==> flow/design.v <==
module NCO #(N = 32)(
  input clk,                  
  input rst,                  
  input [N-1:0] ctrl,         
  output reg [15:0] sin_out   
);
reg [N-1:0] phase;
always @(posedge clk) begin
  if (rst)
    phase <= {N{1'b0}};
  else
    phase <= phase + ctrl;
end
reg [5:0] sin_lut_sel;
reg [15:0] sin_lut_val;
always @(*) begin
  sin_lut_sel <= phase[N-2] ? ~(phase[N-3:N-8]-1'b1) : phase[N-3:N-8];
  if (phase[N-2] & ~|phase[N-3:N-8]) begin
    sin_out <= phase[N-1] ? 16'b10000000_00000001 : 16'b01111111_11111111;
  end else begin
    sin_out <= phase[N-1] ? (~sin_lut_val+1'b1) : sin_lut_val;    
  end
  case(sin_lut_sel)
    6'h00 : sin_lut_val <= 16'h0000;
    6'h01 : sin_lut_val <= 16'h0324;
    6'h02 : sin_lut_val <= 16'h0648;
    6'h03 : sin_lut_val <= 16'h096A;
    6'h04 : sin_lut_val <= 16'h0C8C;
    6'h05 : sin_lut_val <= 16'h0FAB;
    6'h06 : sin_lut_val <= 16'h12C8;
    6'h07 : sin_lut_val <= 16'h15E2;
    6'h08 : sin_lut_val <= 16'h18F9;
    6'h09 : sin_lut_val <= 16'h1C0B;
    6'h0A : sin_lut_val <= 16'h1F1A;
    6'h0B : sin_lut_val <= 16'h2223;
    6'h0C : sin_lut_val <= 16'h2528;
    6'h0D : sin_lut_val <= 16'h2826;
    6'h0E : sin_lut_val <= 16'h2B1F;
    6'h0F : sin_lut_val <= 16'h2E11;
    6'h10 : sin_lut_val <= 16'h30FB;
    6'h11 : sin_lut_val <= 16'h33DF;
    6'h12 : sin_lut_val <= 16'h36BA;
    6'h13 : sin_lut_val <= 16'h398C;
    6'h14 : sin_lut_val <= 16'h3C56;
    6'h15 : sin_lut_val <= 16'h3F17;
    6'h16 : sin_lut_val <= 16'h41CE;
    6'h17 : sin_lut_val <= 16'h447A;
    6'h18 : sin_lut_val <= 16'h471C;
    6'h19 : sin_lut_val <= 16'h49B4;
    6'h1A : sin_lut_val <= 16'h4C3F;
    6'h1B : sin_lut_val <= 16'h4EBF;
    6'h1C : sin_lut_val <= 16'h5133;
    6'h1D : sin_lut_val <= 16'h539B;
    6'h1E : sin_lut_val <= 16'h55F5;
    6'h1F : sin_lut_val <= 16'h5842;
    6'h20 : sin_lut_val <= 16'h5A82;
    6'h21 : sin_lut_val <= 16'h5CB3;
    6'h22 : sin_lut_val <= 16'h5ED7;
    6'h23 : sin_lut_val <= 16'h60EB;
    6'h24 : sin_lut_val <= 16'h62F1;
    6'h25 : sin_lut_val <= 16'h64E8;
    6'h26 : sin_lut_val <= 16'h66CF;
    6'h27 : sin_lut_val <= 16'h68A6;
    6'h28 : sin_lut_val <= 16'h6A6D;
    6'h29 : sin_lut_val <= 16'h6C23;
    6'h2A : sin_lut_val <= 16'h6DC9;
    6'h2B : sin_lut_val <= 16'h6F5E;
    6'h2C : sin_lut_val <= 16'h70E2;
    6'h2D : sin_lut_val <= 16'h7254;
    6'h2E : sin_lut_val <= 16'h73B5;
    6'h2F : sin_lut_val <= 16'h7504;
    6'h30 : sin_lut_val <= 16'h7641;
    6'h31 : sin_lut_val <= 16'h776B;
    6'h32 : sin_lut_val <= 16'h7884;
    6'h33 : sin_lut_val <= 16'h7989;
    6'h34 : sin_lut_val <= 16'h7A7C;
    6'h35 : sin_lut_val <= 16'h7B5C;
    6'h36 : sin_lut_val <= 16'h7C29;
    6'h37 : sin_lut_val <= 16'h7CE3;
    6'h38 : sin_lut_val <= 16'h7D89;
    6'h39 : sin_lut_val <= 16'h7E1D;
    6'h3A : sin_lut_val <= 16'h7E9C;
    6'h3B : sin_lut_val <= 16'h7F09;
    6'h3C : sin_lut_val <= 16'h7F61;
    6'h3D : sin_lut_val <= 16'h7FA6;
    6'h3E : sin_lut_val <= 16'h7FD8;
    6'h3F : sin_lut_val <= 16'h7FF5;
  endcase
end
endmodule
module Chirp #(N = 32)(
  input clk,
  input rst,
  input [7:0] delay,           
  input reverse,               
  input [N-1:0] min_ctrl,      
  input [N-1:0] max_ctrl,      
  input [N-1:0] inc_rate,      
  input [N-1:0] div_rate,      
  output reg nco_reset,        
  output reg [N-1:0] nco_ctrl  
);
wire [N-1:0] stt_ctrl;
wire [N-1:0] end_ctrl;
wire end_flag;
assign stt_ctrl = reverse ? max_ctrl : min_ctrl;
assign end_ctrl = reverse ? min_ctrl : max_ctrl;
assign end_flag = reverse ? (nco_ctrl <= end_ctrl) : (nco_ctrl >= end_ctrl);
reg [N-1:0] rate_count;
reg [7:0] delay_count;
always @(posedge clk) begin
  if (rst) begin
    rate_count <= {N{1'b0}};
    delay_count <= 4'b0;
    nco_reset <= 1'b1;
    nco_ctrl <= {N{1'b0}};
  end else begin
    if (end_flag) begin
      nco_ctrl <= stt_ctrl;
      rate_count <= rate_count + 1'b1;
    end else if (rate_count >= div_rate) begin
      nco_ctrl <= reverse ? nco_ctrl - inc_rate : nco_ctrl + inc_rate;
      rate_count <= {N{1'b0}};
    end else
      rate_count <= rate_count + 1'b1;
    if (end_flag) begin
      if (delay_count >= delay)
        delay_count <= 8'b0;
      else
        delay_count <= delay_count + 1'b1;
    end
    nco_reset <= |delay_count;
  end
end
endmodule
module WaveGenerator #(N = 32, M = 16)(
  input clk,
  input rst,
  input chirp_reverse,             
  input [7:0] chirp_delay,         
  input [N-1:0] chirp_min_ctrl,    
  input [N-1:0] chirp_max_ctrl,    
  input [N-1:0] chirp_inc_rate,    
  input [N-1:0] chirp_div_rate,    
  output reg [M-1:0] waveform     
);
reg nco_reset;
reg [N-1:0] nco_ctrl;
wire chirp_nco_reset;
wire [N-1:0] chirp_nco_ctrl;
wire [15:0] sin_out;
always @(posedge clk) begin
  nco_ctrl <= chirp_nco_ctrl;
  nco_reset <= chirp_nco_reset;
  waveform <= sin_out;
end
NCO #(.N(N)) NCO0 (
  .clk     ( clk       ),  
  .rst     ( nco_reset ),  
  .ctrl    ( nco_ctrl  ),  
  .sin_out ( sin_out   )  
);
Chirp #(.N(N)) Chirp0 (
  .clk       ( clk             ),  
  .rst       ( rst             ),  
  .delay     ( chirp_delay     ),  
  .reverse   ( chirp_reverse   ),  
  .min_ctrl  ( chirp_min_ctrl  ),  
  .max_ctrl  ( chirp_max_ctrl  ),  
  .inc_rate  ( chirp_inc_rate  ),  
  .div_rate  ( chirp_div_rate  ),  
  .nco_reset ( chirp_nco_reset ),  
  .nco_ctrl  ( chirp_nco_ctrl  )   
);
endmodule
==> flow/run.sh <==
#!/bin/bash
# the make line also repeats each setting of config.mk as NAME=value (left out here)
make -C /OpenROAD-flow-scripts/flow DESIGN_CONFIG=/design/flow/config.mk WORK_HOME=/design/flow/orfs CLKGATE_MAP_FILE= finish
==> flow/config.mk <==
export PLATFORM = sky130hd
export DESIGN_NAME = WaveGenerator
export DESIGN_NICKNAME = WaveGenerator
export VERILOG_FILES = /design/flow/design.v
export SDC_FILE = /design/flow/constraint.sdc
export NUM_CORES = 4
export LEC_CHECK = 0
export CAP_MARGIN = 20
export CORE_MARGIN = 2
export CORE_UTILIZATION = 70
export CTS_CLUSTER_DIAMETER = 40
export CTS_CLUSTER_SIZE = 32
export SETUP_SLACK_MARGIN = 1.49
export SLEW_MARGIN = 20
==> flow/constraint.sdc <==
create_clock -name core_clock -period 5.37 [get_ports {clk}]
set_input_delay 1.0740 -clock core_clock [delete_from_list [all_inputs] [get_ports {clk}]]
set_output_delay 1.0740 -clock core_clock [all_outputs]
set_load 0.01 [all_outputs]
==> impl_metrics.env, run 1 <==
# yosys + openroad results
export IMPL_number_of_enable_type_register_cells_in_the_synthesized_netlist=0
export IMPL_synth_top_flop_cell="dfxtp_1"
export IMPL_yosys_stat_seqShare_pct=22.9
export IMPL_run_status="did not finish"
export IMPL_standard_cell_row_count=50
export IMPL_syn_area_per_cell_sq_um=7.98
export IMPL_synth_cell_type_count=86
export IMPL_synthMostInstantiatedCell="nor2_1"
export IMPL_post_synth_ao_oa_area_fraction_pct=24.4
export IMPL_ys_async_sr_fraction_pct=0
export IMPL_post_synth_and_or_nand_nor_area_fraction_pct=19.3
export IMPL_synth_adder_area_share_pct=14.7
export IMPL_common_cells="nor2_1 (163), ha_1 (155), dfxtp_1 (154)"
export IMPL_topCombFamilyByArea="AND-OR/OR-AND gates"
export IMPL_postSynthCellCount=1686
export IMPL_failed_stage="5_1_grt"
export IMPL_clock_tree_buffer_depth=2
export IMPL_hpwl_mm=27.9
export IMPL_multiplexer_share_of_the_synthesized_area_pct=5.40
export IMPL_placeableCoreArea_sq_um=18800
export IMPL_die_h_um=143
export IMPL_replace_congestion=0.989
export IMPL_clock_root_buffer="clkbuf_16"
export IMPL_placement_io_buffers=154
export IMPL_fp_nets=1982
export IMPL_pin_count=155
export IMPL_cts_hold_repair_buffers=0
export IMPL_cts_buffers_inserted=17
export IMPL_netlist_top_cells_area="dfxtp_1 (23%), ha_1 (14%), mux2i_1 (5.0%), xnor2_1 (4.9%), nor2_1 (4.5%)"
export IMPL_mappedNetlistArea_sq_um=13500
export IMPL_post_synth_xor_area_fraction_pct=7.79
export IMPL_dieArea_sq_um=20300
export IMPL_initial_utilization_pct=71.7
export IMPL_yosys_area_top_type="dfxtp_1"
export IMPL_top_area_share_pct=22.9
export IMPL_synth_chip_area_sq_um=13500
export IMPL_synth_flop_count=154
export IMPL_synth_yosys_num_cells=1686
export IMPL_synth_yosys_warnings=3
export IMPL_cts_htree_levels=4
export IMPL_clock_sinks=154
export IMPL_die_w_um=143
-- through the flow --
step | power (W) | worst slack, ps | area [sq um] | hold WS (ps) | std cells
2_1_floorplan | 0.00331 | 1020 | 13800 | 310 | 1686
3_3_place_gp | 0.00387 | 250 | 15400 | 310 | 2026
3_5_place_dp | 0.00396 | 27.9 | 15400 | 316 | 2027
4_1_cts | 0.00540 | 1100 | 16700 | 334 | 2106
-- timing repair --
action | 4_1_cts
setup endpoints to repair | 83
cloned | 1
buffers inserted | 46
pin swaps | 60
gates resized | 113
==> run 2: changes to the inputs <==
- CORE_UTILIZATION: 70 -> 65
- CTS_CLUSTER_DIAMETER: 40 -> unset
- CTS_CLUSTER_SIZE: 32 -> unset
- SETUP_SLACK_MARGIN: 1.49 -> 0.83
- clock period: 5.37 -> 5.27 ns (I/O delays scaled with it)
==> impl_metrics.env, run 2 <==
# yosys + openroad results
export IMPL_top_area_share_pct=22.9
export IMPL_common_cells="nor2_1 (163), ha_1 (155), dfxtp_1 (154)"
export IMPL_peakVddDrop_v=0.000195
export IMPL_clock_skew_final_ps=19.4
export IMPL_power_density_cell_area_nw_per_um2=330
export IMPL_met2WireLength_mm=17.8
export IMPL_synth_flop_count=154
export IMPL_yosys_area_top_type="dfxtp_1"
export IMPL_drt_antenna_violating_nets=0
export IMPL_synth_chip_area_sq_um=13500
export IMPL_drt_vias_per_instance=6.35
export IMPL_leakage_nw=7.07
export IMPL_drt_first_pass_iters=11
export IMPL_crit_type="input port to flip-flop"
export IMPL_ys_async_sr_fraction_pct=0
export IMPL_insertedDiodeCount=0
export IMPL_maxUsedRoutingLayer="met4"
export IMPL_area_delta_synth_final_pct=22.1
export IMPL_worstPathBufferInverterCount=3
export IMPL_overflow=0
export IMPL_clock_sinks=154
export IMPL_drt_drc_violations_left=0
export IMPL_postSynthCellCount=1686
export IMPL_tool_warnings=43
export IMPL_synthMostInstantiatedCell="nor2_1"
export IMPL_clock_tree_buffer_depth=2
export IMPL_cp_cell_sequence="dlygate4sd2_1, nor4_1, buf_4, nand2_2, nor3_2, nor2_1, xnor2_1, ha_1, a211oi_2, nor2_2, nor3_4, a211oi_2, or2_4, a311oi_4, buf_4, o2111a_1, o31ai_2, a221oi_1"
export IMPL_sequentialPower_w=0.00146
export IMPL_switching_power_w=0.00220
export IMPL_endpoint_kind="flip-flop"
export IMPL_finish_cell_count_without_fillers=2132
export IMPL_overall_via_count_from_detail_route=13500
export IMPL_worst_path_max_delay_cell="ha_1"
export IMPL_p_comb_share_pct=50.7
export IMPL_synth_cell_type_count=86
export IMPL_timing_reg2reg_setup_slack_ps=1030
export IMPL_comb_cell_power_w=0.00275
export IMPL_standard_cell_row_count=52
export IMPL_netlist_top_cells_area="dfxtp_1 (23%), ha_1 (14%), mux2i_1 (5.0%), xnor2_1 (4.9%), nor2_1 (4.5%)"
export IMPL_post_synth_xor_area_fraction_pct=7.79
export IMPL_power_group_top="combinational logic"
export IMPL_cts_tree="yes"
export IMPL_pin_count=155
export IMPL_critical_path_max_stage_delay_ps=330
export IMPL_whs_path_depth=0
export IMPL_topCombFamilyByArea="AND-OR/OR-AND gates"
export IMPL_worstSkewPairLatency_ps=450
export IMPL_multiplexer_share_of_the_synthesized_area_pct=5.40
export IMPL_setup_tns_final_ps=0
export IMPL_met3_length_mm=2.44
export IMPL_maxClockFrequency_mhz=229
export IMPL_crit_reg2reg_capture="waveform[10]"
export IMPL_timing_hold_violations_final=0
export IMPL_run_status="complete, no violations"
export IMPL_mappedNetlistArea_sq_um=13500
export IMPL_pin_count_of_the_biggest_net_entering_global_routing=45
export IMPL_synth_top_flop_cell="dfxtp_1"
export IMPL_cts_clk_slew_worst_paths_ps=70
export IMPL_detail_route_iter0_violations=878
export IMPL_max_slew_worst_pin_slew_ps=884
export IMPL_placement_io_buffers=154
export IMPL_wire_length_of_the_first_global_routing_pass_mm=58.8
export IMPL_crit_required_ps=5610
export IMPL_yosys_stat_seqShare_pct=22.9
export IMPL_post_synth_ao_oa_area_fraction_pct=24.4
export IMPL_final_nets=2145
export IMPL_cts_htree_levels=4
export IMPL_synth_yosys_warnings=3
export IMPL_timing_max_transition_violations_final=0
export IMPL_die_h_um=148
export IMPL_hpwl_mm=27.3
export IMPL_crit_family="AND-OR/OR-AND gates"
export IMPL_drt_met1_wl_mm=15.4
export IMPL_timing_reg2reg_worst_path_depth=16
export IMPL_placeableCoreArea_sq_um=20300
export IMPL_power_clock_total_w=0.00122
export IMPL_syn_area_per_cell_sq_um=7.98
export IMPL_netSwitchingFraction_pct=40.6
export IMPL_groute_usage_overall_pct=32.4
export IMPL_max_cap_viol=0
export IMPL_tightest_hold_check_type="flip-flop to flip-flop"
export IMPL_timing_final_crit_period_ps=4360
export IMPL_unrepaired_setup_endpoints_after_global_routing="yes"
export IMPL_post_synth_and_or_nand_nor_area_fraction_pct=19.3
export IMPL_fp_nets=1982
export IMPL_detailed_place_area_sq_um=15400
export IMPL_initial_utilization_pct=66.3
export IMPL_worst_hold_path_startpoint="Chirp0.nco_reset"
export IMPL_clock_root_buffer="clkbuf_16"
export IMPL_die_w_um=148
export IMPL_cts_buffers_inserted=17
export IMPL_dp_cells=2077
export IMPL_synth_adder_area_share_pct=14.7
export IMPL_dieArea_sq_um=21900
export IMPL_grt_antenna_before_repair=0
export IMPL_holdPathEnd="nco_reset"
export IMPL_final_setup_viol_count=0
export IMPL_cts_hold_repair_buffers=0
export IMPL_timing_rr_start="NCO0.phase[25]"
export IMPL_setup_worst_path_start_class="input port"
export IMPL_final_design_area_no_fill_sq_um=16400
export IMPL_routed_wl_mm=37.0
export IMPL_seq_power_share_pct=26.9
export IMPL_wire_per_inst_um=17.3
export IMPL_clock_power_share_pct=22.4
export IMPL_timing_critical_path_from="chirp_inc_rate[4]"
export IMPL_max_slew_headroom_pct=41.0
export IMPL_timing_final_crit_share_pct=82.8
export IMPL_path_max_fanout=4
export IMPL_first_global_vias=12600
export IMPL_p_int_w=0.00322
export IMPL_number_of_enable_type_register_cells_in_the_synthesized_netlist=0
export IMPL_synth_yosys_num_cells=1686
export IMPL_cp_endpoint="Chirp0.nco_ctrl[28]"
export IMPL_cp_arrival_ps=4700
export IMPL_replace_congestion=0.939
export IMPL_cp_num_cells=18
==> run 2: area by class of cell <==
cell class	count	area (sq um)
timing repair buffer	221	2090
sequential	154	3080
multi-input combinational	1361	9980
inverter	94	353
tap	270	338
fill	1420	3860
clock buffer	19	453
clock inverter	13	135
==> run 2: what timing repair did <==
action	CTS	global route
pin swaps	21	33
resized	22	63
endpoints found under the setup margin	42	54
setup buffers	17	5
==> run 2: stage by stage <==
stage | utilization [%] | hold WS [ps] | total power, W | worst slack (ps)
floorplan | - | 310 | 0.00331 | 849
global placement | 75.8 | 310 | 0.00394 | 159
detailed placement | 75.8 | 313 | 0.00400 | -28.7
CTS | 79.6 | 330 | 0.00526 | 802
global route | 81.0 | 339 | 0.00573 | 678
finish | 81.0 | 329 | 0.00542 | 906
==> run 2: metal layers <==
layer,global-route usage (%),up-vias
li1,-,6515
met1,39.7,6279
met2,57.0,634
met3,4.26,107
met4,14.4,0
met5,0,-
==> run 3: changes to the inputs <==
- ABC_AREA: unset -> 1
- CELL_PAD_IN_SITES_DETAIL_PLACEMENT: unset -> 0
- CELL_PAD_IN_SITES_GLOBAL_PLACEMENT: unset -> 3
- CORE_UTILIZATION: 65 -> 41
- CTS_CLUSTER_DIAMETER: unset -> 114
- CTS_CLUSTER_SIZE: unset -> 17
- HOLD_SLACK_MARGIN: unset -> -0.03
- PLACE_DENSITY_LB_ADDON: unset -> 0.18
- SETUP_SLACK_MARGIN: 0.83 -> 0.35
- SLEW_MARGIN: 20 -> 30
- clock period: 5.27 -> 4.47 ns (I/O delays scaled with it)
==> impl_metrics.env, run 3 <==
# yosys + openroad results
export IMPL_yosys_stat_seqShare_pct=22.1
export IMPL_placeableCoreArea_sq_um=33500
export IMPL_run_status="did not finish"
export IMPL_postSynthCellCount=2233
export IMPL_standard_cell_row_count=67
export IMPL_synth_yosys_num_cells=2233
export IMPL_multiplexer_share_of_the_synthesized_area_pct=0
export IMPL_post_synth_ao_oa_area_fraction_pct=16.0
export IMPL_fp_nets=2529
export IMPL_mappedNetlistArea_sq_um=14000
export IMPL_dieArea_sq_um=35500
export IMPL_failed_stage="3_1_place_gp_skip_io"
export IMPL_synth_flop_count=154
export IMPL_syn_area_per_cell_sq_um=6.25
export IMPL_synthMostInstantiatedCell="nand2_1"
export IMPL_die_h_um=188
export IMPL_yosys_area_top_type="dfxtp_1"
export IMPL_common_cells="nand2_1 (591), inv_1 (262), nor2_1 (244)"
export IMPL_synth_yosys_warnings=3
export IMPL_synth_adder_area_share_pct=14.2
export IMPL_top_area_share_pct=22.1
export IMPL_synth_cell_type_count=50
export IMPL_die_w_um=188
export IMPL_number_of_enable_type_register_cells_in_the_synthesized_netlist=0
export IMPL_synth_chip_area_sq_um=14000
export IMPL_stop_error="[ERROR FLW-0024] Place density exceeds 1.0 (current PLACE_DENSITY_LB_ADDON =  0.18). Please check if the value of  PLACE_DENSITY_LB_ADDON is between 0 and 0.99."
export IMPL_initial_utilization_pct=41.6
export IMPL_netlist_top_cells_area="dfxtp_1 (22%), nand2_1 (16%), ha_1 (14%), inv_1 (7.0%), nor2_1 (6.6%)"
export IMPL_ys_async_sr_fraction_pct=0
export IMPL_topCombFamilyByArea="simple AND/OR/NAND/NOR gates"
export IMPL_synth_top_flop_cell="dfxtp_1"
export IMPL_post_synth_xor_area_fraction_pct=5.27
export IMPL_post_synth_and_or_nand_nor_area_fraction_pct=33.0
==> run 4: changes to the inputs <==
- ABC_AREA: 1 -> unset
- CELL_PAD_IN_SITES_DETAIL_PLACEMENT: 0 -> unset
- CELL_PAD_IN_SITES_GLOBAL_PLACEMENT: 3 -> unset
- CORE_UTILIZATION: 41 -> 69
- CTS_CLUSTER_DIAMETER: 114 -> unset
- CTS_CLUSTER_SIZE: 17 -> unset
- HOLD_SLACK_MARGIN: -0.03 -> -0.1
- PLACE_DENSITY_LB_ADDON: 0.18 -> unset
- SETUP_SLACK_MARGIN: 0.35 -> unset
- SLEW_MARGIN: 30 -> 20
- clock period: 4.47 -> 3.92 ns (I/O delays scaled with it)
==> impl_metrics.env, run 4 <==
# yosys + openroad results
export IMPL_groute_usage_overall_pct=75.6
export IMPL_hpwl_mm=31.4
export IMPL_syn_area_per_cell_sq_um=7.98
export IMPL_post_synth_xor_area_fraction_pct=7.79
export IMPL_ys_async_sr_fraction_pct=0
export IMPL_run_status="did not finish"
export IMPL_detailed_place_area_sq_um=16700
export IMPL_clock_tree_buffer_depth=2
export IMPL_placeableCoreArea_sq_um=19300
export IMPL_clock_sinks=154
export IMPL_dp_cells=2224
export IMPL_synth_flop_count=154
export IMPL_post_synth_ao_oa_area_fraction_pct=24.4
export IMPL_top_area_share_pct=22.9
export IMPL_failed_stage="5_1_grt"
export IMPL_synth_chip_area_sq_um=13500
export IMPL_yosys_stat_seqShare_pct=22.9
export IMPL_mappedNetlistArea_sq_um=13500
export IMPL_placement_io_buffers=154
export IMPL_common_cells="nor2_1 (163), ha_1 (155), dfxtp_1 (154)"
export IMPL_number_of_enable_type_register_cells_in_the_synthesized_netlist=0
export IMPL_yosys_area_top_type="dfxtp_1"
export IMPL_clock_root_buffer="clkbuf_16"
export IMPL_replace_congestion=0.961
export IMPL_synth_yosys_warnings=3
export IMPL_synthMostInstantiatedCell="nor2_1"
export IMPL_overflow=38
export IMPL_synth_yosys_num_cells=1686
export IMPL_pin_count=155
export IMPL_multiplexer_share_of_the_synthesized_area_pct=5.40
export IMPL_die_w_um=144
export IMPL_fp_nets=1982
export IMPL_synth_cell_type_count=86
export IMPL_topCombFamilyByArea="AND-OR/OR-AND gates"
export IMPL_post_synth_and_or_nand_nor_area_fraction_pct=19.3
export IMPL_postSynthCellCount=1686
export IMPL_standard_cell_row_count=51
export IMPL_initial_utilization_pct=69.8
export IMPL_netlist_top_cells_area="dfxtp_1 (23%), ha_1 (14%), mux2i_1 (5.0%), xnor2_1 (4.9%), nor2_1 (4.5%)"
export IMPL_cts_htree_levels=4
export IMPL_stop_error="[ERROR GRT-0232] Routing congestion too high. Check the congestion heatmap in the GUI."
export IMPL_synth_top_flop_cell="dfxtp_1"
export IMPL_dieArea_sq_um=20600
export IMPL_cts_buffers_inserted=17
export IMPL_synth_adder_area_share_pct=14.7
export IMPL_die_h_um=144
-- run 4: through the flow --
step	total power, W	util [%]	TNS, ps	hold slack (ps)	worst slack [ps]
4_1_cts	0.00765	90.7	-404	352	-132
3_5_place_dp	0.00585	86.5	-23850	332	-904
3_3_place_gp	0.00569	86.5	-15740	311	-747
2_1_floorplan	0.00451	-	-418	310	-134
-- run 4: what timing repair did --
item / 4_1_cts
endpoints found under the setup margin: 17
gates resized: 54
endpoints found under the hold margin: 0
buffers inserted: 12
pin swaps: 37
hold buffers: 0
-- run 4: per-layer routing --
layer  GRT overflow  global-route usage (%)
met5              0                    27.6
met2             15                    91.5
met1              0                    75.1
met4             22                    76.1
met3              1                    61.2
==> run 5: changes to the inputs <==
- ABC_AREA: unset -> 1
- CELL_PAD_IN_SITES_DETAIL_PLACEMENT: unset -> 1
- CORE_UTILIZATION: 69 -> 40
- CTS_CLUSTER_DIAMETER: unset -> 101
- HOLD_SLACK_MARGIN: -0.1 -> unset
- SLEW_MARGIN: 20 -> 15
- TNS_END_PERCENT: unset -> 95
- clock period: 3.92 -> 6.0 ns (I/O delays scaled with it)
==> impl_metrics.env, run 5 <==
# yosys + openroad results
export IMPL_run_status="complete, no violations"
export IMPL_hold_ws_ps=369
export IMPL_clock_power_share_pct=18.1
export IMPL_timing_hold_violations_final=0
export IMPL_setup_worst_path_start_class="input port"
export IMPL_path_max_fanout=4
export IMPL_wire_length_of_the_first_global_routing_pass_mm=79.4
export IMPL_critical_path_most_common_cell="nand2_1"
export IMPL_endpoint_kind="flip-flop"
export IMPL_timing_final_crit_period_ps=4980
export IMPL_timing_rr_start="NCO0.phase[24]"
export IMPL_critical_path_max_stage_delay_ps=430
export IMPL_pin_count=155
export IMPL_worst_hold_path_startpoint="Chirp0.nco_reset"
export IMPL_replace_congestion=0.914
export IMPL_synth_top_flop_cell="dfxtp_1"
export IMPL_power_density_cell_area_nw_per_um2=358
export IMPL_drt_vias_per_instance=5.42
export IMPL_postCtsSetupBuffers=0
export IMPL_dp_cells=2796
export IMPL_synth_yosys_num_cells=2233
export IMPL_seq_power_share_pct=24.4
export IMPL_holdPathEnd="nco_reset"
export IMPL_synth_yosys_warnings=3
export IMPL_clock_tree_buffer_depth=2
export IMPL_post_synth_ao_oa_area_fraction_pct=16.0
export IMPL_worst_path_max_delay_cell="clkdlybuf4s50_1"
export IMPL_standard_cell_row_count=68
export IMPL_placement_io_buffers=154
export IMPL_die_h_um=191
export IMPL_post_synth_xor_area_fraction_pct=5.27
export IMPL_max_slew_worst_pin_slew_ps=1050
export IMPL_detail_route_iter0_violations=709
export IMPL_leakage_nw=8.10
export IMPL_clock_root_buffer="clkbuf_16"
export IMPL_cts_clk_slew_worst_paths_ps=70
export IMPL_crit_required_ps=6370
export IMPL_first_global_vias=16200
export IMPL_fp_nets=2529
export IMPL_worstSkewPairLatency_ps=450
export IMPL_netlist_top_cells_area="dfxtp_1 (22%), nand2_1 (16%), ha_1 (14%), inv_1 (7.0%), nor2_1 (6.6%)"
export IMPL_timing_max_transition_violations_final=0
export IMPL_drt_antenna_violating_nets=0
export IMPL_cts_buffers_inserted=17
export IMPL_netSwitchingFraction_pct=49.5
export IMPL_logic_area_sq_um=9570
export IMPL_drt_drc_violations_left=0
export IMPL_tightest_hold_check_type="flip-flop to flip-flop"
export IMPL_peakVddDrop_v=0.000243
export IMPL_cts_tree="yes"
export IMPL_place_worst_setup_slack_ps=538
export IMPL_synth_chip_area_sq_um=14000
export IMPL_ys_async_sr_fraction_pct=0
export IMPL_total_power_w=0.00589
export IMPL_clock_sinks=154
export IMPL_timing_critical_path_from="chirp_inc_rate[0]"
export IMPL_postSynthCellCount=2233
export IMPL_tool_warnings=39
export IMPL_crit_type="input port to flip-flop"
export IMPL_sequentialPower_w=0.00144
export IMPL_clock_skew_final_ps=16.6
export IMPL_final_setup_viol_count=0
export IMPL_initial_utilization_pct=40.5
export IMPL_routed_wl_mm=49.1
export IMPL_syn_area_per_cell_sq_um=6.25
export IMPL_pin_count_of_the_biggest_net_entering_global_routing=66
export IMPL_finalWorstSetupSlack_ps=1020
export IMPL_whs_path_depth=0
export IMPL_common_cells="nand2_1 (591), inv_1 (262), nor2_1 (244)"
export IMPL_worstPathBufferInverterCount=3
export IMPL_multiplexer_share_of_the_synthesized_area_pct=0
export IMPL_synthMostInstantiatedCell="nand2_1"
export IMPL_cp_num_cells=23
export IMPL_topCombFamilyByArea="simple AND/OR/NAND/NOR gates"
export IMPL_yosys_stat_seqShare_pct=22.1
export IMPL_setup_tns_final_ps=0
export IMPL_grt_antenna_before_repair=0
export IMPL_cts_htree_levels=4
export IMPL_switching_power_w=0.00292
export IMPL_timing_reg2reg_setup_slack_ps=1650
export IMPL_synth_cell_type_count=50
export IMPL_wire_per_inst_um=17.4
export IMPL_number_of_enable_type_register_cells_in_the_synthesized_netlist=0
export IMPL_cts_repair_resized=0
export IMPL_p_comb_share_pct=57.5
export IMPL_timing_final_crit_share_pct=83.0
export IMPL_crit_family="simple AND/OR/NAND/NOR gates"
export IMPL_placeableCoreArea_sq_um=34500
export IMPL_yosys_area_top_type="dfxtp_1"
export IMPL_maxClockFrequency_mhz=201
export IMPL_insertedDiodeCount=0
export IMPL_groute_usage_overall_pct=27.2
export IMPL_die_w_um=191
export IMPL_seq_area_sq_um=3080
export IMPL_post_synth_and_or_nand_nor_area_fraction_pct=33.0
export IMPL_comb_cell_power_w=0.00339
export IMPL_area_delta_synth_final_pct=17.8
export IMPL_drt_first_pass_iters=7
export IMPL_fillerInstances=4663
export IMPL_finish_cell_count_without_fillers=2828
export IMPL_cp_arrival_ps=5350
export IMPL_dieArea_sq_um=36400
export IMPL_power_group_top="combinational logic"
export IMPL_cp_endpoint="Chirp0.nco_ctrl[21]"
export IMPL_crit_reg2reg_capture="waveform[12]"
export IMPL_p_int_w=0.00297
export IMPL_hpwl_mm=39.9
export IMPL_cp_cell_sequence="clkdlybuf4s50_1, inv_1, ha_1, nand3_1, nor3_1, nand2_1, nor2_1, nand4_1, nand2_1, o21ai_0, xnor2_1, ha_1, nand2_1, nor2_1, inv_1, nor2_1, nand4_1, nand3_1, xor2_1, nand3_1, nand2_1, nand2_1, a21oi_1"
export IMPL_max_slew_headroom_pct=29.9
export IMPL_unrepaired_setup_endpoints_after_global_routing="no"
export IMPL_synth_adder_area_share_pct=14.2
export IMPL_synth_flop_count=154
export IMPL_mappedNetlistArea_sq_um=14000
export IMPL_overflow=0
export IMPL_power_clock_total_w=0.00107
export IMPL_cts_hold_repair_buffers=0
export IMPL_final_nets=2656
export IMPL_max_cap_viol=0
export IMPL_top_area_share_pct=22.1
export IMPL_timing_reg2reg_worst_path_depth=22
export IMPL_overall_via_count_from_detail_route=15300
run 5: layout make-up:
type                            instances  area share (%)
Multi-Input combinational cell       1750            58.2
Sequential cell                       154            18.8
Tap cell                              455            3.46
Clock inverter                         15           0.860
Clock buffer                           17            2.59
Inverter                              271            6.19
Timing Repair Buffer                  166            9.91
run 5: through the flow:
step / instance area, sq um / utilization, %
2_1_floorplan: 14000 / -
3_3_place_gp: 15900 / 46.0
3_5_place_dp: 15900 / 46.0
4_1_cts: 16400 / 47.7
5_1_grt: 16400 / 47.7
6_report: 16400 / 47.7
run 5: per-layer routing:
layer | global-route usage, % | part of all wire [%]
met4 | 12.4 | 3.8
met5 | 0 | 0
met2 | 50.5 | 51
met3 | 2.71 | 2.9
met1 | 31.2 | 43
==> run 6: changes to the inputs <==
- CELL_PAD_IN_SITES_DETAIL_PLACEMENT: 1 -> unset
- CORE_UTILIZATION: 40 -> 69
- CTS_CLUSTER_DIAMETER: 101 -> 395
- CTS_CLUSTER_SIZE: unset -> 99
- PLACE_DENSITY: unset -> 0.42
- SLEW_MARGIN: 15 -> 20
- TNS_END_PERCENT: 95 -> 20
- clock period: 6.0 -> 2.97 ns (I/O delays scaled with it)
==> impl_metrics.env, run 6 <==
# yosys + openroad results
export IMPL_yosys_stat_seqShare_pct=22.1
export IMPL_synth_yosys_warnings=3
export IMPL_clock_root_buffer="clkbuf_16"
export IMPL_initial_utilization_pct=69.6
export IMPL_common_cells="nand2_1 (591), inv_1 (262), nor2_1 (244)"
export IMPL_failed_stage="5_1_grt"
export IMPL_synth_yosys_num_cells=2233
export IMPL_synth_adder_area_share_pct=14.2
export IMPL_synth_flop_count=154
export IMPL_synth_chip_area_sq_um=14000
export IMPL_cts_buffers_inserted=17
export IMPL_mappedNetlistArea_sq_um=14000
export IMPL_netlist_top_cells_area="dfxtp_1 (22%), nand2_1 (16%), ha_1 (14%), inv_1 (7.0%), nor2_1 (6.6%)"
export IMPL_replace_congestion=1.09
export IMPL_top_area_share_pct=22.1
export IMPL_die_w_um=146
export IMPL_hpwl_mm=35.0
export IMPL_dp_cells=2799
export IMPL_standard_cell_row_count=52
export IMPL_placeableCoreArea_sq_um=20000
export IMPL_post_synth_ao_oa_area_fraction_pct=16.0
export IMPL_synthMostInstantiatedCell="nand2_1"
export IMPL_post_synth_xor_area_fraction_pct=5.27
export IMPL_synth_top_flop_cell="dfxtp_1"
export IMPL_topCombFamilyByArea="simple AND/OR/NAND/NOR gates"
export IMPL_syn_area_per_cell_sq_um=6.25
export IMPL_number_of_enable_type_register_cells_in_the_synthesized_netlist=0
export IMPL_clock_tree_buffer_depth=2
export IMPL_cts_htree_levels=4
export IMPL_stop_error="[ERROR DPL-0038] Utilization greater than 100%, impossible to legalize"
export IMPL_cts_hold_repair_buffers=0
export IMPL_clock_sinks=154
export IMPL_run_status="did not finish"
export IMPL_die_h_um=146
export IMPL_postSynthCellCount=2233
export IMPL_yosys_area_top_type="dfxtp_1"
export IMPL_post_synth_and_or_nand_nor_area_fraction_pct=33.0
export IMPL_placement_io_buffers=154
export IMPL_ys_async_sr_fraction_pct=0
export IMPL_multiplexer_share_of_the_synthesized_area_pct=0
export IMPL_dieArea_sq_um=21400
export IMPL_fp_nets=2529
export IMPL_synth_cell_type_count=50
export IMPL_pin_count=155
-- run 6: timing repair --
item | in CTS
resized | 156
buffers inserted | 15
pin swaps | 80
setup endpoints to repair | 50
-- run 6: metrics by stage --
step	setup WS (ps)	hold WS [ps]	cell area, sq um	util, %
after CTS	-531	387	18400	91.6
after detailed placement	-1440	368	17100	85.6
after floorplan	-434	310	14100	-
after global placement	-1120	361	17100	85.6
==> run 7: changes to the inputs <==
- ABC_AREA: 1 -> unset
- CORE_UTILIZATION: 69 -> 40
- CTS_CLUSTER_DIAMETER: 395 -> unset
- CTS_CLUSTER_SIZE: 99 -> unset
- PLACE_DENSITY: 0.42 -> unset
- TNS_END_PERCENT: 20 -> unset
- clock period: 2.97 -> 5.2 ns (I/O delays scaled with it)
==> impl_metrics.env, run 7 <==
# yosys + openroad results
export IMPL_groute_usage_overall_pct=21.0
export IMPL_first_global_vias=12400
export IMPL_number_of_enable_type_register_cells_in_the_synthesized_netlist=0
export IMPL_timing_max_transition_violations_final=0
export IMPL_synthMostInstantiatedCell="nor2_1"
export IMPL_dieArea_sq_um=35100
export IMPL_clock_tree_buffer_depth=2
export IMPL_pin_count=155
export IMPL_drt_drc_violations_left=0
export IMPL_holdPathEnd="nco_reset"
export IMPL_insertedDiodeCount=0
export IMPL_syn_area_per_cell_sq_um=7.98
export IMPL_cts_hold_repair_buffers=0
export IMPL_critical_path_max_stage_delay_ps=560
export IMPL_wire_length_of_the_first_global_routing_pass_mm=61.2
export IMPL_setup_tns_final_ps=0
export IMPL_standard_cell_row_count=67
export IMPL_max_slew_headroom_pct=36.9
export IMPL_area_delta_synth_final_pct=22.6
export IMPL_maxClockFrequency_mhz=205
export IMPL_clock_power_share_pct=23.6
export IMPL_synth_cell_type_count=86
export IMPL_fillerInstances=3239
export IMPL_crit_required_ps=5520
export IMPL_topCombFamilyByArea="AND-OR/OR-AND gates"
export IMPL_timing_critical_path_from="chirp_inc_rate[9]"
export IMPL_total_power_w=0.00540
export IMPL_post_synth_and_or_nand_nor_area_fraction_pct=19.3
export IMPL_tightest_hold_check_type="flip-flop to flip-flop"
export IMPL_power_density_cell_area_nw_per_um2=327
export IMPL_sequentialPower_w=0.00149
export IMPL_timing_reg2reg_worst_path_depth=17
export IMPL_pin_count_of_the_biggest_net_entering_global_routing=42
export IMPL_crit_type="input port to flip-flop"
export IMPL_endpoint_kind="flip-flop"
export IMPL_yosys_area_top_type="dfxtp_1"
export IMPL_cts_htree_levels=4
export IMPL_final_nets=2163
export IMPL_leakage_nw=7.08
export IMPL_netlist_top_cells_area="dfxtp_1 (23%), ha_1 (14%), mux2i_1 (5.0%), xnor2_1 (4.9%), nor2_1 (4.5%)"
export IMPL_p_int_w=0.00326
export IMPL_timing_hold_violations_final=0
export IMPL_routed_wl_mm=36.9
export IMPL_wire_per_inst_um=15.9
export IMPL_crit_family="AND-OR/OR-AND gates"
export IMPL_cts_clk_slew_worst_paths_ps=70
export IMPL_cts_repair_resized=0
export IMPL_hold_ws_ps=331
export IMPL_cp_cell_sequence="clkdlybuf4s50_1, or4_1, nor3_1, nand3_1, nor2_1, nor2_1, xnor2_1, ha_1, or2_2, a21oi_1, a211oi_1, a311o_1, a2111oi_0, buf_4, o31ai_1, a21oi_1, xnor2_1, a41o_1"
export IMPL_seq_power_share_pct=27.5
export IMPL_timing_reg2reg_setup_slack_ps=910
export IMPL_synth_yosys_num_cells=1686
export IMPL_cts_buffers_inserted=17
export IMPL_worst_path_max_delay_cell="or4_1"
export IMPL_overflow=0
export IMPL_synth_top_flop_cell="dfxtp_1"
export IMPL_whs_path_depth=0
export IMPL_power_group_top="combinational logic"
export IMPL_placement_io_buffers=154
export IMPL_timing_final_crit_share_pct=93.8
export IMPL_placeableCoreArea_sq_um=33400
export IMPL_final_design_area_no_fill_sq_um=16500
export IMPL_initial_utilization_pct=40.3
export IMPL_clock_root_buffer="clkbuf_16"
export IMPL_hpwl_mm=29.2
export IMPL_fp_nets=1982
export IMPL_cp_num_cells=18
export IMPL_detail_route_iter0_violations=1002
export IMPL_yosys_stat_seqShare_pct=22.9
export IMPL_final_setup_viol_count=0
export IMPL_postSynthCellCount=1686
export IMPL_setup_worst_path_start_class="input port"
export IMPL_peakVddDrop_v=0.000255
export IMPL_drt_first_pass_iters=5
export IMPL_grt_antenna_before_repair=0
export IMPL_clock_skew_final_ps=11.9
export IMPL_crit_reg2reg_capture="waveform[10]"
export IMPL_post_synth_ao_oa_area_fraction_pct=24.4
export IMPL_synth_chip_area_sq_um=13500
export IMPL_die_w_um=187
export IMPL_max_cap_viol=0
export IMPL_synth_flop_count=154
export IMPL_p_comb_share_pct=48.9
export IMPL_cp_arrival_ps=5200
export IMPL_utilization_pct=49.4
export IMPL_unrepaired_setup_endpoints_after_global_routing="no"
export IMPL_multiplexer_share_of_the_synthesized_area_pct=5.40
export IMPL_overall_via_count_from_detail_route=12800
export IMPL_synth_yosys_warnings=3
export IMPL_postCtsSetupBuffers=0
export IMPL_tool_warnings=39
export IMPL_common_cells="nor2_1 (163), ha_1 (155), dfxtp_1 (154)"
export IMPL_netSwitchingFraction_pct=39.7
export IMPL_post_synth_xor_area_fraction_pct=7.79
export IMPL_clock_sinks=154
export IMPL_mappedNetlistArea_sq_um=13500
export IMPL_die_h_um=187
export IMPL_synth_adder_area_share_pct=14.7
export IMPL_worstSkewPairLatency_ps=430
export IMPL_timing_rr_start="NCO0.phase[25]"
export IMPL_worst_hold_path_startpoint="Chirp0.nco_reset"
export IMPL_comb_cell_power_w=0.00264
export IMPL_run_status="complete, no violations"
export IMPL_drt_antenna_violating_nets=0
export IMPL_power_clock_total_w=0.00127
export IMPL_detailed_place_area_sq_um=15900
export IMPL_worstPathBufferInverterCount=2
export IMPL_switching_power_w=0.00214
export IMPL_cts_tree="yes"
export IMPL_replace_congestion=0.903
export IMPL_max_slew_worst_pin_slew_ps=945
export IMPL_drt_vias_per_instance=5.50
export IMPL_timing_final_crit_period_ps=4880
export IMPL_cp_endpoint="Chirp0.nco_ctrl[21]"
export IMPL_ys_async_sr_fraction_pct=0
export IMPL_path_max_fanout=4
export IMPL_top_area_share_pct=22.9
-- run 7: metal layers --
layer / routed length, um / GRT usage (%) / vias to the layer above
met5: 0 / 0 / -
met4: 469 / 4.63 / 0
met3: 1690 / 2.44 / 31
met2: 16900 / 35.4 / 323
met1: 17800 / 28.7 / 5899
li1: - / - / 6562
-- run 7: metrics by stage --
step,setup slack [ps],std cells
final,323,2328
after global routing,22.3,2328
after CTS,381,2328
after detailed placement,-63.3,2296
after global placement,-33.3,2296
after floorplan,31.9,1686
-- run 7: area by class of cell --
cell class	instances	area, sq um	area share (%)
flip-flops and latches	154	3080	18.7
multi-input cells	1361	9670	58.6
clock buffers	17	425	2.58
clock inverters	15	184	1.11
inverters	94	353	2.14
repair buffers	239	2230	13.5
well taps	448	561	3.40
==> run 8: changes to the inputs <==
- ABC_AREA: unset -> 1
- CELL_PAD_IN_SITES_DETAIL_PLACEMENT: unset -> 1
- CELL_PAD_IN_SITES_GLOBAL_PLACEMENT: unset -> 0
- CORE_UTILIZATION: 40 -> 17
- CTS_CLUSTER_SIZE: unset -> 31
- MAX_ROUTING_LAYER: unset -> met4
- PLACE_DENSITY: unset -> 0.43
- SETUP_SLACK_MARGIN: unset -> 0.11
- TNS_END_PERCENT: unset -> 100
- clock period: 5.2 -> 6.91 ns (I/O delays scaled with it)
==> impl_metrics.env, run 8 <==
# yosys + openroad results
export IMPL_run_status="complete, no violations"
export IMPL_final_nets=2655
export IMPL_mappedNetlistArea_sq_um=14000
export IMPL_number_of_enable_type_register_cells_in_the_synthesized_netlist=0
export IMPL_die_h_um=291
export IMPL_placement_io_buffers=154
export IMPL_clock_tree_buffer_depth=2
export IMPL_clock_skew_final_ps=23.0
export IMPL_timing_critical_path_from="chirp_inc_rate[2]"
export IMPL_endpoint_kind="flip-flop"
export IMPL_path_max_fanout=4
export IMPL_dieArea_sq_um=84400
export IMPL_cp_num_cells=20
export IMPL_worst_hold_path_startpoint="Chirp0.nco_reset"
export IMPL_wire_length_of_the_first_global_routing_pass_mm=83.2
export IMPL_setup_worst_path_start_class="input port"
export IMPL_placeableCoreArea_sq_um=81700
export IMPL_yosys_area_top_type="dfxtp_1"
export IMPL_worstSkewPairLatency_ps=480
export IMPL_fp_nets=2529
export IMPL_dp_cells=3410
export IMPL_postSynthCellCount=2233
export IMPL_cts_htree_levels=4
export IMPL_leakage_nw=8.12
export IMPL_cts_tree="yes"
export IMPL_postCtsSetupBuffers=0
export IMPL_crit_required_ps=7260
export IMPL_max_slew_headroom_pct=35.1
export IMPL_multiplexer_share_of_the_synthesized_area_pct=0
export IMPL_power_density_cell_area_nw_per_um2=298
export IMPL_ys_async_sr_fraction_pct=0
export IMPL_sequentialPower_w=0.00126
export IMPL_seq_power_share_pct=24.5
export IMPL_cts_buffers_inserted=17
export IMPL_synth_flop_count=154
export IMPL_p_comb_share_pct=56.2
export IMPL_place_worst_setup_slack_ps=1110
export IMPL_finalWorstSetupSlack_ps=1660
export IMPL_p_int_w=0.00263
export IMPL_groute_usage_overall_pct=12.7
export IMPL_max_cap_viol=0
export IMPL_synth_chip_area_sq_um=14000
export IMPL_timing_rr_start="NCO0.phase[24]"
export IMPL_critical_path_max_stage_delay_ps=550
export IMPL_cts_clk_slew_worst_paths_ps=70
export IMPL_netlist_top_cells_area="dfxtp_1 (22%), nand2_1 (16%), ha_1 (14%), inv_1 (7.0%), nor2_1 (6.6%)"
export IMPL_topCombFamilyByArea="simple AND/OR/NAND/NOR gates"
export IMPL_synthMostInstantiatedCell="nand2_1"
export IMPL_crit_family="simple AND/OR/NAND/NOR gates"
export IMPL_clock_root_buffer="clkbuf_16"
export IMPL_synth_top_flop_cell="dfxtp_1"
export IMPL_synth_yosys_num_cells=2233
export IMPL_drt_first_pass_iters=5
export IMPL_clock_sinks=154
export IMPL_timing_final_crit_share_pct=76.0
export IMPL_yosys_stat_seqShare_pct=22.1
export IMPL_worstPathBufferInverterCount=3
export IMPL_drt_drc_violations_left=0
export IMPL_crit_type="input port to flip-flop"
export IMPL_post_synth_ao_oa_area_fraction_pct=16.0
export IMPL_critical_path_most_common_cell="nand3_1"
export IMPL_whs_path_depth=0
export IMPL_fillerInstances=10300
export IMPL_power_group_top="combinational logic"
export IMPL_comb_cell_power_w=0.00289
export IMPL_post_synth_xor_area_fraction_pct=5.27
export IMPL_final_setup_viol_count=0
export IMPL_overall_via_count_from_detail_route=14700
export IMPL_first_global_vias=15200
export IMPL_pin_count_of_the_biggest_net_entering_global_routing=133
export IMPL_total_power_w=0.00515
export IMPL_top_area_share_pct=22.1
export IMPL_worst_path_max_delay_cell="nor4_1"
export IMPL_clock_power_share_pct=19.3
export IMPL_synth_adder_area_share_pct=14.2
export IMPL_cp_cell_sequence="clkdlybuf4s50_1, inv_1, nand3_1, nor3_1, nand3_1, nor4_1, nand3_1, or2_1, nand2_1, xor2_1, ha_1, nand2_1, nor2_1, inv_1, nor3_1, nand3_1, nand2_1, nor2_1, nor3_1, nor2_1"
export IMPL_timing_reg2reg_setup_slack_ps=2820
export IMPL_power_clock_total_w=0.000995
export IMPL_switching_power_w=0.00252
export IMPL_peakVddDrop_v=0.000173
export IMPL_common_cells="nand2_1 (591), inv_1 (262), nor2_1 (244)"
export IMPL_maxClockFrequency_mhz=190
export IMPL_utilization_pct=21.1
export IMPL_setup_tns_final_ps=0
export IMPL_cts_repair_resized=0
export IMPL_seq_area_sq_um=3080
export IMPL_detail_route_iter0_violations=670
export IMPL_die_w_um=291
export IMPL_overflow=0
export IMPL_cp_arrival_ps=5600
export IMPL_timing_hold_violations_final=0
export IMPL_post_synth_and_or_nand_nor_area_fraction_pct=33.0
export IMPL_logic_area_sq_um=9570
export IMPL_replace_congestion=0.900
export IMPL_cts_hold_repair_buffers=0
export IMPL_initial_utilization_pct=17.1
export IMPL_pin_count=155
export IMPL_tightest_hold_check_type="flip-flop to flip-flop"
export IMPL_drt_vias_per_instance=4.27
export IMPL_standard_cell_row_count=105
export IMPL_synth_cell_type_count=50
export IMPL_grt_antenna_before_repair=3
export IMPL_wire_per_inst_um=15.0
export IMPL_holdPathEnd="nco_reset"
export IMPL_syn_area_per_cell_sq_um=6.25
export IMPL_area_delta_synth_final_pct=23.7
export IMPL_netSwitchingFraction_pct=49.0
export IMPL_cp_endpoint="Chirp0.nco_ctrl[29]"
export IMPL_finish_cell_count_without_fillers=3445
export IMPL_unrepaired_setup_endpoints_after_global_routing="no"
export IMPL_drt_antenna_violating_nets=0
export IMPL_timing_reg2reg_worst_path_depth=19
export IMPL_routed_wl_mm=51.6
export IMPL_synth_yosys_warnings=3
export IMPL_timing_max_transition_violations_final=0
export IMPL_tool_warnings=41
export IMPL_timing_final_crit_period_ps=5250
export IMPL_max_slew_worst_pin_slew_ps=967
export IMPL_crit_reg2reg_capture="waveform[12]"
export IMPL_hpwl_mm=42.5
## run 8: routing by layer
metal / routed length [um] / track usage (%) / vias to the layer above / part of all wire, %
met5: 0 / - / - / 0
met4: 748 / 3.15 / 0 / 1.4
met3: 1260 / 1.58 / 36 / 2.4
met2: 24500 / 21.3 / 176 / 47
met1: 25100 / 16.2 / 6932 / 49
li1: - / - / 7573 / -
## run 8: layout make-up
type | count | area share [%]
Clock inverter | 14 | 1.05
Inverter | 271 | 5.89
Sequential cell | 154 | 17.9
Tap cell | 1070 | 7.76
Timing Repair Buffer | 165 | 9.47
Multi-Input combinational cell | 1750 | 55.4
Antenna cell | 3 | 0.0435
Clock buffer | 18 | 2.49
## run 8: per-stage QoR
| step | instance area [sq um] | hold slack (ps) |
|---|---|---|
| after detailed placement | 16600 | 372 |
| after CTS | 17300 | 391 |
| final | 17300 | 391 |
| after global placement | 16600 | 367 |
| after floorplan | 14000 | 310 |
| after global routing | 17300 | 396 |
==> run 9: changes to the inputs <==
- ABC_AREA: 1 -> unset
- CELL_PAD_IN_SITES_DETAIL_PLACEMENT: 1 -> unset
- CORE_MARGIN: 2 -> 5
- CORE_UTILIZATION: 17 -> 45
- CTS_CLUSTER_DIAMETER: unset -> 223
- CTS_CLUSTER_SIZE: 31 -> 45
- GPL_ROUTABILITY_DRIVEN: unset -> 0
- GPL_TIMING_DRIVEN: unset -> 0
- MIN_ROUTING_LAYER: unset -> met2
- PLACE_DENSITY: 0.43 -> 0.79
- SETUP_SLACK_MARGIN: 0.11 -> 1.36
- SLEW_MARGIN: 20 -> 35
- TNS_END_PERCENT: 100 -> 90
- clock period: 6.91 -> 5.09 ns (I/O delays scaled with it)
==> impl_metrics.env, run 9 <==
# yosys + openroad results
export IMPL_run_status="did not finish"
export IMPL_failed_stage="5_1_grt"
export IMPL_stop_error="[ERROR GRT-0232] Routing congestion too high. Check the congestion heatmap in the GUI."
export IMPL_place_worst_setup_slack_ps=-337
export IMPL_placeableCoreArea_sq_um=29600
export IMPL_hpwl_mm=31.9
export IMPL_synth_cell_type_count=86
export IMPL_synthMostInstantiatedCell="nor2_1"
export IMPL_synth_flop_count=154
export IMPL_postSynthCellCount=1686
export IMPL_dieArea_sq_um=33500
export IMPL_ys_async_sr_fraction_pct=0
export IMPL_top_area_share_pct=22.9
export IMPL_yosys_stat_seqShare_pct=22.9
export IMPL_dp_cells=2230
export IMPL_number_of_enable_type_register_cells_in_the_synthesized_netlist=0
export IMPL_post_synth_and_or_nand_nor_area_fraction_pct=19.3
export IMPL_die_h_um=183
export IMPL_cts_buffers_inserted=17
export IMPL_synth_yosys_warnings=3
export IMPL_post_synth_xor_area_fraction_pct=7.79
export IMPL_initial_utilization_pct=45.5
export IMPL_topCombFamilyByArea="AND-OR/OR-AND gates"
export IMPL_yosys_area_top_type="dfxtp_1"
export IMPL_synth_chip_area_sq_um=13500
export IMPL_overflow=16
export IMPL_cts_hold_repair_buffers=0
export IMPL_synth_yosys_num_cells=1686
export IMPL_post_synth_ao_oa_area_fraction_pct=24.4
export IMPL_synth_top_flop_cell="dfxtp_1"
export IMPL_fp_nets=1982
export IMPL_standard_cell_row_count=63
export IMPL_mappedNetlistArea_sq_um=13500
export IMPL_clock_root_buffer="clkbuf_16"
export IMPL_cts_htree_levels=4
export IMPL_pin_count=155
export IMPL_synth_adder_area_share_pct=14.7
export IMPL_clock_sinks=154
export IMPL_multiplexer_share_of_the_synthesized_area_pct=5.40
export IMPL_groute_usage_overall_pct=57.2
export IMPL_syn_area_per_cell_sq_um=7.98
export IMPL_placement_io_buffers=154
export IMPL_die_w_um=183
export IMPL_netlist_top_cells_area="dfxtp_1 (23%), ha_1 (14%), mux2i_1 (5.0%), xnor2_1 (4.9%), nor2_1 (4.5%)"
export IMPL_clock_tree_buffer_depth=2
export IMPL_common_cells="nor2_1 (163), ha_1 (155), dfxtp_1 (154)"
## run 9: through the flow
| step | power, W | cell area, sq um | setup TNS (ps) |
|---|---|---|---|
| 2_1_floorplan | 0.00354 | 14100 | 0 |
| 3_3_place_gp | 0.00425 | 16100 | -7900 |
| 3_5_place_dp | 0.00432 | 16100 | -9020 |
| 4_1_cts | 0.00625 | 18700 | 0 |
## run 9: what timing repair did
| item | CTS |
|---|---|
| cloned | 9 |
| hold endpoints to repair | 0 |
| gates resized | 220 |
| endpoints found under the setup margin | 87 |
| pin swaps | 135 |
| setup buffers | 121 |
## run 9: per-layer routing
layer | global-route usage, % | GRT overflow
met5 | - | -
met4 | 40.3 | 0
met3 | 62.1 | 14
met2 | 61.9 | 2
met1 | - | -
==> run 10: changes to the inputs <==
- CAP_MARGIN: 20 -> 5
- CORE_MARGIN: 5 -> 2
- CORE_UTILIZATION: 45 -> 70
- CTS_CLUSTER_DIAMETER: 223 -> 361
- CTS_CLUSTER_SIZE: 45 -> 32
- GPL_ROUTABILITY_DRIVEN: 0 -> 1
- GPL_TIMING_DRIVEN: 0 -> unset
- HOLD_SLACK_MARGIN: unset -> -0.08
- MAX_ROUTING_LAYER: met4 -> unset
- MIN_ROUTING_LAYER: met2 -> unset
- PLACE_DENSITY: 0.79 -> 0.65
- SETUP_SLACK_MARGIN: 1.36 -> 0.28
- TNS_END_PERCENT: 90 -> unset
- clock period: 5.09 -> 4.77 ns (I/O delays scaled with it)
==> impl_metrics.env, run 10 <==
# yosys + openroad results
export IMPL_run_status="complete, but fails checks"
export IMPL_so_faults="negative setup slack"
export IMPL_whs_path_depth=0
export IMPL_synth_top_flop_cell="dfxtp_1"
export IMPL_initial_utilization_pct=71.7
export IMPL_critical_path_most_common_cell="nor4_1"
export IMPL_number_of_enable_type_register_cells_in_the_synthesized_netlist=0
export IMPL_power_clock_total_w=0.00143
export IMPL_path_max_fanout=5
export IMPL_cts_hold_repair_buffers=0
export IMPL_postSynthCellCount=1686
export IMPL_met2WireLength_mm=22.6
export IMPL_critical_path_max_stage_delay_ps=540
export IMPL_netlist_top_cells_area="dfxtp_1 (23%), ha_1 (14%), mux2i_1 (5.0%), xnor2_1 (4.9%), nor2_1 (4.5%)"
export IMPL_timing_rr_start="NCO0.phase[24]"
export IMPL_placement_io_buffers=154
export IMPL_crit_family="simple AND/OR/NAND/NOR gates"
export IMPL_max_slew_worst_pin_slew_ps=811
export IMPL_final_setup_viol_count=1
export IMPL_comb_cell_power_w=0.00338
export IMPL_maxClockFrequency_mhz=208
export IMPL_common_cells="nor2_1 (163), ha_1 (155), dfxtp_1 (154)"
export IMPL_unrepaired_setup_endpoints_after_global_routing="yes"
export IMPL_leakage_nw=7.40
export IMPL_synth_yosys_num_cells=1686
export IMPL_clock_skew_final_ps=20.4
export IMPL_cts_tree="yes"
export IMPL_timing_critical_path_from="chirp_inc_rate[18]"
export IMPL_drt_drc_violations_left=0
export IMPL_worstPathBufferInverterCount=2
export IMPL_synthMostInstantiatedCell="nor2_1"
export IMPL_replace_congestion=0.966
export IMPL_synth_yosys_warnings=3
export IMPL_final_design_area_no_fill_sq_um=16900
export IMPL_cts_clk_slew_worst_paths_ps=80
export IMPL_timing_reg2reg_setup_slack_ps=390
export IMPL_synth_cell_type_count=86
export IMPL_timing_hold_violations_final=0
export IMPL_synth_flop_count=154
export IMPL_max_slew_headroom_pct=45.7
export IMPL_crit_required_ps=5110
export IMPL_pin_count_of_the_biggest_net_entering_global_routing=42
export IMPL_post_synth_and_or_nand_nor_area_fraction_pct=19.3
export IMPL_synth_adder_area_share_pct=14.7
export IMPL_seq_power_share_pct=25.4
export IMPL_yosys_area_top_type="dfxtp_1"
export IMPL_sequentialPower_w=0.00164
export IMPL_pin_count=155
export IMPL_maxUsedRoutingLayer="met4"
export IMPL_synth_chip_area_sq_um=13500
export IMPL_timing_reg2reg_worst_path_depth=16
export IMPL_clock_sinks=154
export IMPL_power_group_top="combinational logic"
export IMPL_switching_power_w=0.00279
export IMPL_cp_cell_sequence="clkdlybuf4s50_1, nor4_1, nand3b_1, nor4_1, buf_4, a21oi_1, xnor2_1, ha_1, o21ai_0, nor3_1, or3b_4, a311oi_2"
export IMPL_topCombFamilyByArea="AND-OR/OR-AND gates"
export IMPL_max_cap_viol=0
export IMPL_ys_async_sr_fraction_pct=0
export IMPL_drt_first_pass_iters=14
export IMPL_cts_buffers_inserted=17
export IMPL_tightest_hold_check_type="flip-flop to flip-flop"
export IMPL_timing_final_crit_share_pct=101
export IMPL_mappedNetlistArea_sq_um=13500
export IMPL_p_comb_share_pct=52.4
export IMPL_cp_arrival_ps=5140
export IMPL_endpoint_kind="flip-flop"
export IMPL_hpwl_mm=29.5
export IMPL_tool_warnings=42
export IMPL_timing_max_transition_violations_final=0
export IMPL_cp_endpoint="Chirp0.nco_ctrl[26]"
export IMPL_wire_length_of_the_first_global_routing_pass_mm=68.6
export IMPL_crit_type="input port to flip-flop"
export IMPL_standard_cell_row_count=50
export IMPL_detailed_place_area_sq_um=15800
export IMPL_clock_root_buffer="clkbuf_16"
export IMPL_area_delta_synth_final_pct=25.4
export IMPL_peakVddDrop_v=0.000306
export IMPL_post_synth_ao_oa_area_fraction_pct=24.4
export IMPL_final_nets=2209
export IMPL_detail_route_iter0_violations=2481
export IMPL_grt_antenna_before_repair=0
export IMPL_fillerInstances=821
export IMPL_crit_reg2reg_capture="waveform[11]"
export IMPL_top_area_share_pct=22.9
export IMPL_post_synth_xor_area_fraction_pct=7.79
export IMPL_routed_wl_mm=50.2
export IMPL_clock_power_share_pct=22.2
export IMPL_power_density_cell_area_nw_per_um2=383
export IMPL_worst_hold_path_startpoint="Chirp0.nco_reset"
export IMPL_groute_usage_overall_pct=41.5
export IMPL_fp_nets=1982
export IMPL_insertedDiodeCount=0
export IMPL_total_power_w=0.00645
export IMPL_netSwitchingFraction_pct=43.2
export IMPL_clock_tree_buffer_depth=2
export IMPL_syn_area_per_cell_sq_um=7.98
export IMPL_overflow=0
export IMPL_wire_per_inst_um=23.3
export IMPL_cp_num_cells=12
export IMPL_setup_tns_final_ps=-30.3
export IMPL_drt_antenna_violating_nets=0
export IMPL_cts_htree_levels=4
export IMPL_multiplexer_share_of_the_synthesized_area_pct=5.40
export IMPL_worst_path_max_delay_cell="nor4_1"
export IMPL_yosys_stat_seqShare_pct=22.9
export IMPL_die_w_um=143
export IMPL_worstSkewPairLatency_ps=460
export IMPL_holdPathEnd="nco_reset"
export IMPL_overall_via_count_from_detail_route=15800
export IMPL_finalWorstSetupSlack_ps=-30.3
export IMPL_drt_met1_wl_mm=17.2
export IMPL_met3_length_mm=5.77
export IMPL_timing_final_crit_period_ps=4800
export IMPL_die_h_um=143
export IMPL_placeableCoreArea_sq_um=18800
export IMPL_p_int_w=0.00366
export IMPL_drt_vias_per_instance=7.30
export IMPL_utilization_pct=89.9
export IMPL_first_global_vias=14200
export IMPL_dieArea_sq_um=20300
export IMPL_setup_worst_path_start_class="input port"
## run 10: stage by stage
step	hold WS, ps	setup slack (ps)	instances
finish	338	-30.3	2160
global route	343	-46.7	2160
CTS	332	297	2150
detailed placement	314	-365	2111
global placement	310	-289	2111
floorplan	310	292	1686
## run 10: cell type report
class	instances	area (sq um)	area share (%)
clock buffer	18	439	2.60
clock inverter	14	155	0.920
inverter	94	353	2.09
multi-input combinational	1361	9950	59.0
sequential	154	3080	18.3
tap	234	293	1.74
timing repair buffer	285	2590	15.4
## run 10: timing repair
item                                    in CTS  in global routing
buffers inserted                             7                 10
gates resized                               33                 41
endpoints found under the setup margin       9                 50
pin swaps                                   26                 25
## run 10: per-layer routing
layer / vias up / track usage (%)
met2: 1489 / 71.4
met5: - / 0
met3: 537 / 7.85
met4: 0 / 24.1
met1: 7091 / 48.3
li1: 6659 / -
==> run 11: changes to the inputs <==
- CAP_MARGIN: 5 -> 20
- CELL_PAD_IN_SITES_GLOBAL_PLACEMENT: 0 -> unset
- CTS_CLUSTER_DIAMETER: 361 -> unset
- CTS_CLUSTER_SIZE: 32 -> 62
- GPL_ROUTABILITY_DRIVEN: 1 -> unset
- HOLD_SLACK_MARGIN: -0.08 -> 0.3
- PLACE_DENSITY: 0.65 -> unset
- SETUP_SLACK_MARGIN: 0.28 -> 1.18
- SLEW_MARGIN: 35 -> 20
- clock period: 4.77 -> 4.43 ns (I/O delays scaled with it)
==> impl_metrics.env, run 11 <==
# yosys + openroad results
export IMPL_run_status="did not finish"
export IMPL_failed_stage="4_1_cts"
export IMPL_stop_error="[ERROR DPL-0038] Utilization greater than 100%, impossible to legalize"
export IMPL_ys_async_sr_fraction_pct=0
export IMPL_hpwl_mm=32.6
export IMPL_synth_yosys_warnings=3
export IMPL_multiplexer_share_of_the_synthesized_area_pct=5.40
export IMPL_initial_utilization_pct=71.7
export IMPL_die_w_um=143
export IMPL_fp_nets=1982
export IMPL_common_cells="nor2_1 (163), ha_1 (155), dfxtp_1 (154)"
export IMPL_replace_congestion=0.998
export IMPL_mappedNetlistArea_sq_um=13500
export IMPL_netlist_top_cells_area="dfxtp_1 (23%), ha_1 (14%), mux2i_1 (5.0%), xnor2_1 (4.9%), nor2_1 (4.5%)"
export IMPL_placeableCoreArea_sq_um=18800
export IMPL_synth_cell_type_count=86
export IMPL_synth_adder_area_share_pct=14.7
export IMPL_synthMostInstantiatedCell="nor2_1"
export IMPL_detailed_place_area_sq_um=16500
export IMPL_topCombFamilyByArea="AND-OR/OR-AND gates"
export IMPL_post_synth_ao_oa_area_fraction_pct=24.4
export IMPL_top_area_share_pct=22.9
export IMPL_post_synth_and_or_nand_nor_area_fraction_pct=19.3
export IMPL_standard_cell_row_count=50
export IMPL_syn_area_per_cell_sq_um=7.98
export IMPL_postSynthCellCount=1686
export IMPL_yosys_area_top_type="dfxtp_1"
export IMPL_number_of_enable_type_register_cells_in_the_synthesized_netlist=0
export IMPL_pin_count=155
export IMPL_synth_top_flop_cell="dfxtp_1"
export IMPL_yosys_stat_seqShare_pct=22.9
export IMPL_placement_io_buffers=154
export IMPL_synth_chip_area_sq_um=13500
export IMPL_post_synth_xor_area_fraction_pct=7.79
export IMPL_die_h_um=143
export IMPL_dieArea_sq_um=20300
export IMPL_synth_flop_count=154
export IMPL_synth_yosys_num_cells=1686
[run 11: through the flow]
step                      cells  utilization (%)  power, W  setup slack, ps
after detailed placement   2126             87.8   0.00520             -420
after floorplan            1686                -   0.00412              267
after global placement     2125             87.6   0.00504             -253
Power and IR drop assume default switching activity.
